==> inputs of 02-22 <==
==> flow/design.v (excerpt) <==
module udp_ipv4_tx (
    input  wire             ap_clk,
    input  wire             ap_rst_n,
    input  wire  [31:0]     my_ip_addr,
    input  wire   [7:0]     ip_protocol,
    input  wire             s_axis_tx_meta_tvalid,
    output wire             s_axis_tx_meta_tready,
    input  wire [255:0]     s_axis_tx_meta_tdata,
    input  wire             s_axis_tx_data_tvalid,
    output wire             s_axis_tx_data_tready,
    input  wire  [63:0]     s_axis_tx_data_tdata,
    input  wire   [7:0]     s_axis_tx_data_tkeep,
    input  wire             s_axis_tx_data_tlast,
    output wire             m_axis_tx_data_tvalid,
    input  wire             m_axis_tx_data_tready,
    output wire   [63:0]    m_axis_tx_data_tdata,
    output wire    [7:0]    m_axis_tx_data_tkeep,
    output wire             m_axis_tx_data_tlast,
    output wire   [31:0]    datagrams_transmitted
);
clock: 6.76 ns
lec_check: 0
cap_margin: 20
cell_pad_in_sites_detail_placement: 1
core_aspect_ratio: 0.57
core_margin: 7
core_utilization: 49
cts_cluster_diameter: 350
gpl_timing_driven: 0
max_routing_layer: met4
place_density_lb_addon: 0.25
setup_slack_margin: 0.54
slew_margin: 20
tns_end_percent: 15
run.sh (not shown) runs the stock make flow with config.mk's settings and CLKGATE_MAP_FILE=.
==> inputs of 10-13, as changes to 02-22 <==
ABC_AREA = 1   (was unset)
CELL_PAD_IN_SITES_DETAIL_PLACEMENT = unset   (was 1)
CORE_ASPECT_RATIO = unset   (was 0.57)
CORE_MARGIN = 2   (was 7)
CORE_UTILIZATION = 56   (was 49)
CTS_CLUSTER_DIAMETER = unset   (was 350)
GPL_TIMING_DRIVEN = unset   (was 0)
MAX_ROUTING_LAYER = unset   (was met4)
PLACE_DENSITY = 0.38   (was unset)
PLACE_DENSITY_LB_ADDON = unset   (was 0.25)
SETUP_SLACK_MARGIN = unset   (was 0.54)
TNS_END_PERCENT = unset   (was 15)
==> flow/constraint.sdc (replaced) <==
create_clock -name core_clock -period 3.07 [get_ports {ap_clk}]
set_input_delay 0.6140 -clock core_clock [delete_from_list [all_inputs] [get_ports {ap_clk}]]
set_output_delay 0.6140 -clock core_clock [all_outputs]
set_load 0.01 [all_outputs]
==> inputs of 01-04, as changes to 02-22 <==
CELL_PAD_IN_SITES_DETAIL_PLACEMENT = unset   (was 1)
CORE_ASPECT_RATIO = unset   (was 0.57)
CORE_MARGIN = 2   (was 7)
CORE_UTILIZATION = 72   (was 49)
CTS_CLUSTER_DIAMETER = 394   (was 350)
CTS_CLUSTER_SIZE = 14   (was unset)
GPL_TIMING_DRIVEN = unset   (was 0)
MAX_ROUTING_LAYER = unset   (was met4)
PLACE_DENSITY_LB_ADDON = 0.27   (was 0.25)
SETUP_SLACK_MARGIN = 0.1   (was 0.54)
TNS_END_PERCENT = unset   (was 15)
==> flow/constraint.sdc (replaced) <==
create_clock -name core_clock -period 1.17 [get_ports {ap_clk}]
set_input_delay 0.2340 -clock core_clock [delete_from_list [all_inputs] [get_ports {ap_clk}]]
set_output_delay 0.2340 -clock core_clock [all_outputs]
set_load 0.01 [all_outputs]
==> Changelog: implementation <==
### Changed

* Status: no timing/DRC/antenna violations
* Total of max-cap violations at 0
* Top sig layer: met4
* Mean area per synthesized cell at between 8 and 9 um2
* Buffer share of cell area at 12.55%
* GRT busiest layer: met1
* Comb area at ~0.010 mm2
* Drt drc at 0
* Initial antenna violation count at 5
* Yosys cell types at approximately 47
* Hold Buf Count CTS at 0
* Tapcells at 592
* Post-DP HPWL at about 51000 um
* Hold slack at approximately 430 ps
* Tool warnings at 211
* Syn Inst Count at about 3100
(the above is from 10-13)
==> Changelog: implementation <==
### Metrics

* Syn Inst Count at 2842
* Stop err: [ERROR DPL-0038] Utilization greater than 100%, impossible to legalize
* Ys async rst share at 0%
* Mean area per synthesized cell at ~9.0 um2
* Top cells by count: 585 x nand2_1, 496 x dfxtp_1, 380 x a21oi_1, 284 x nor2_1, 180 x clkbuf_1
* Nets at Floorplan at about 3200
* Failing step: 4_1_cts
* Cell total after placement at 3734
* Yosys cell types at approximately 78
* Status: aborted with a tool error
* Post-DP HPWL at about 65000 um
(the above is from 01-04)
==> Changelog: implementation <==
### Changed

* Top sig layer: met4
* Post-DP HPWL at 81920 um
* Yosys cell types at between 70 and 80
* Tool warnings at a little over 200
* Tapcells at approximately 670
* Comb area at 0.01050 mm2
* Mean area per synthesized cell at between 8 and 9 um2
* Total of max-cap violations at 0
* Hold slack at about 430 ps
* Syn Inst Count at 2842
* Initial antenna violation count at 3
* Status: no timing/DRC/antenna violations
(the above is from 02-22)


==> run a <==
Starting RTL as in the previous note.
clock: 4.05 ns
lec_check: 0
abc_area: 1
cap_margin: 15
cell_pad_in_sites_detail_placement: 0
cell_pad_in_sites_global_placement: 2
core_aspect_ratio: 1.24
core_margin: 2
core_utilization: 71
cts_cluster_diameter: 215
cts_cluster_size: 31
max_routing_layer: met4
min_routing_layer: met1
place_density_lb_addon: 0.26
setup_slack_margin: 1.12
slew_margin: 20
==> run b (differences from run a) <==
==> flow/config.mk (replaced) <==
export PLATFORM = sky130hd
export DESIGN_NAME = udp_ipv4_tx
export DESIGN_NICKNAME = udp_ipv4_tx
export VERILOG_FILES = /design/flow/design.v
export SDC_FILE = /design/flow/constraint.sdc
export NUM_CORES = 4
export LEC_CHECK = 0
export CAP_MARGIN = 20
export CORE_MARGIN = 2
export CORE_UTILIZATION = 72
export SETUP_SLACK_MARGIN = -0.1
export SLEW_MARGIN = 20
==> flow/constraint.sdc (replaced) <==
create_clock -name core_clock -period 1.17 [get_ports {ap_clk}]
set_input_delay 0.2340 -clock core_clock [delete_from_list [all_inputs] [get_ports {ap_clk}]]
set_output_delay 0.2340 -clock core_clock [all_outputs]
set_load 0.01 [all_outputs]
==> run c (differences from run a) <==
==> flow/config.mk (replaced) <==
export PLATFORM = sky130hd
export DESIGN_NAME = udp_ipv4_tx
export DESIGN_NICKNAME = udp_ipv4_tx
export VERILOG_FILES = /design/flow/design.v
export SDC_FILE = /design/flow/constraint.sdc
export NUM_CORES = 4
export LEC_CHECK = 0
export ABC_AREA = 1
export CAP_MARGIN = 20
export CELL_PAD_IN_SITES_DETAIL_PLACEMENT = 0
export CELL_PAD_IN_SITES_GLOBAL_PLACEMENT = 0
export CORE_ASPECT_RATIO = 1.24
export CORE_MARGIN = 2
export CORE_UTILIZATION = 58
export CTS_CLUSTER_DIAMETER = 292
export CTS_CLUSTER_SIZE = 17
export MAX_ROUTING_LAYER = met5
export MIN_ROUTING_LAYER = met1
export PLACE_DENSITY_LB_ADDON = 0.26
export SLEW_MARGIN = 20
==> flow/constraint.sdc (replaced) <==
create_clock -name core_clock -period 2.59 [get_ports {ap_clk}]
set_input_delay 0.5180 -clock core_clock [delete_from_list [all_inputs] [get_ports {ap_clk}]]
set_output_delay 0.5180 -clock core_clock [all_outputs]
set_load 0.01 [all_outputs]
==> run d (differences from run a) <==
==> flow/config.mk (replaced) <==
export PLATFORM = sky130hd
export DESIGN_NAME = udp_ipv4_tx
export DESIGN_NICKNAME = udp_ipv4_tx
export VERILOG_FILES = /design/flow/design.v
export SDC_FILE = /design/flow/constraint.sdc
export NUM_CORES = 4
export LEC_CHECK = 0
export CAP_MARGIN = 20
export CORE_MARGIN = 2
export CORE_UTILIZATION = 40
export MAX_ROUTING_LAYER = met4
export SETUP_SLACK_MARGIN = -0.27
export SLEW_MARGIN = 35
export TNS_END_PERCENT = 90
==> flow/constraint.sdc (replaced) <==
create_clock -name core_clock -period 6.34 [get_ports {ap_clk}]
set_input_delay 1.2680 -clock core_clock [delete_from_list [all_inputs] [get_ports {ap_clk}]]
set_output_delay 1.2680 -clock core_clock [all_outputs]
set_load 0.01 [all_outputs]
==> comparison table <==
| metric | run a | run d | run c | run b |
|---|---|---|---|---|
| Bufs w/o clock | - | 333 | 453 | - |
| P_comb | - | 1.42 mW | 5.52 mW | - |
| Clock latency on the worst-skew pair | - | 0.60 ns | 0.59 ns | - |
| Worst-margin pin slew | - | 0.884 ns | 0.877 ns | - |
| Critical path fanouts, max | - | 30 | 16 | - |
| Total met3 wirelength after detailed routing | - | 4790 um | 6530 um | - |
| Status | did not finish | no timing/DRC/antenna violations | complete, but fails checks | did not finish |
| Failing step | 3_1_place_gp_skip_io | - | - | 4_1_cts |
| Reasons for failing layout checks | - | - | setup timing | - |
| Total Power | - | 10.2 mW | 23.9 mW | - |
| Area of combinational cells with multiple inputs | - | 0.0106 mm2 | 0.0106 mm2 | - |
| Layout-stage area growth over the synthesis result | - | 23.0% | 25.0% | - |
| Final Setup Violations | - | 0 | 218 | - |
| Critical path's largest stage delay | - | 0.76 ns | 0.41 ns | - |
| Die area | 0.0373 mm2 | 0.0658 mm2 | 0.0454 mm2 | 0.0370 mm2 |
| WHS Endpoint | - | tx_ipv4_i.dst_ip_addr_mangled[21] | udp_tx_i.tx_meta_reg_slice.slice_i.o_data[40] | - |
| Total negative setup slack | - | 0 ns | -66.25 ns | - |
| Highest signal layer in the routed design | - | met4 | met5 | - |
| Slew Limit Fails | - | 0 | 0 | - |
| Number of buffers inserted by port buffering | - | 305 | 305 | 305 |
| Final-layout clock-cell area share | - | 0.0722 | 0.0390 | - |
Power figures rest on the tool's default switching activity, not on a simulated workload.
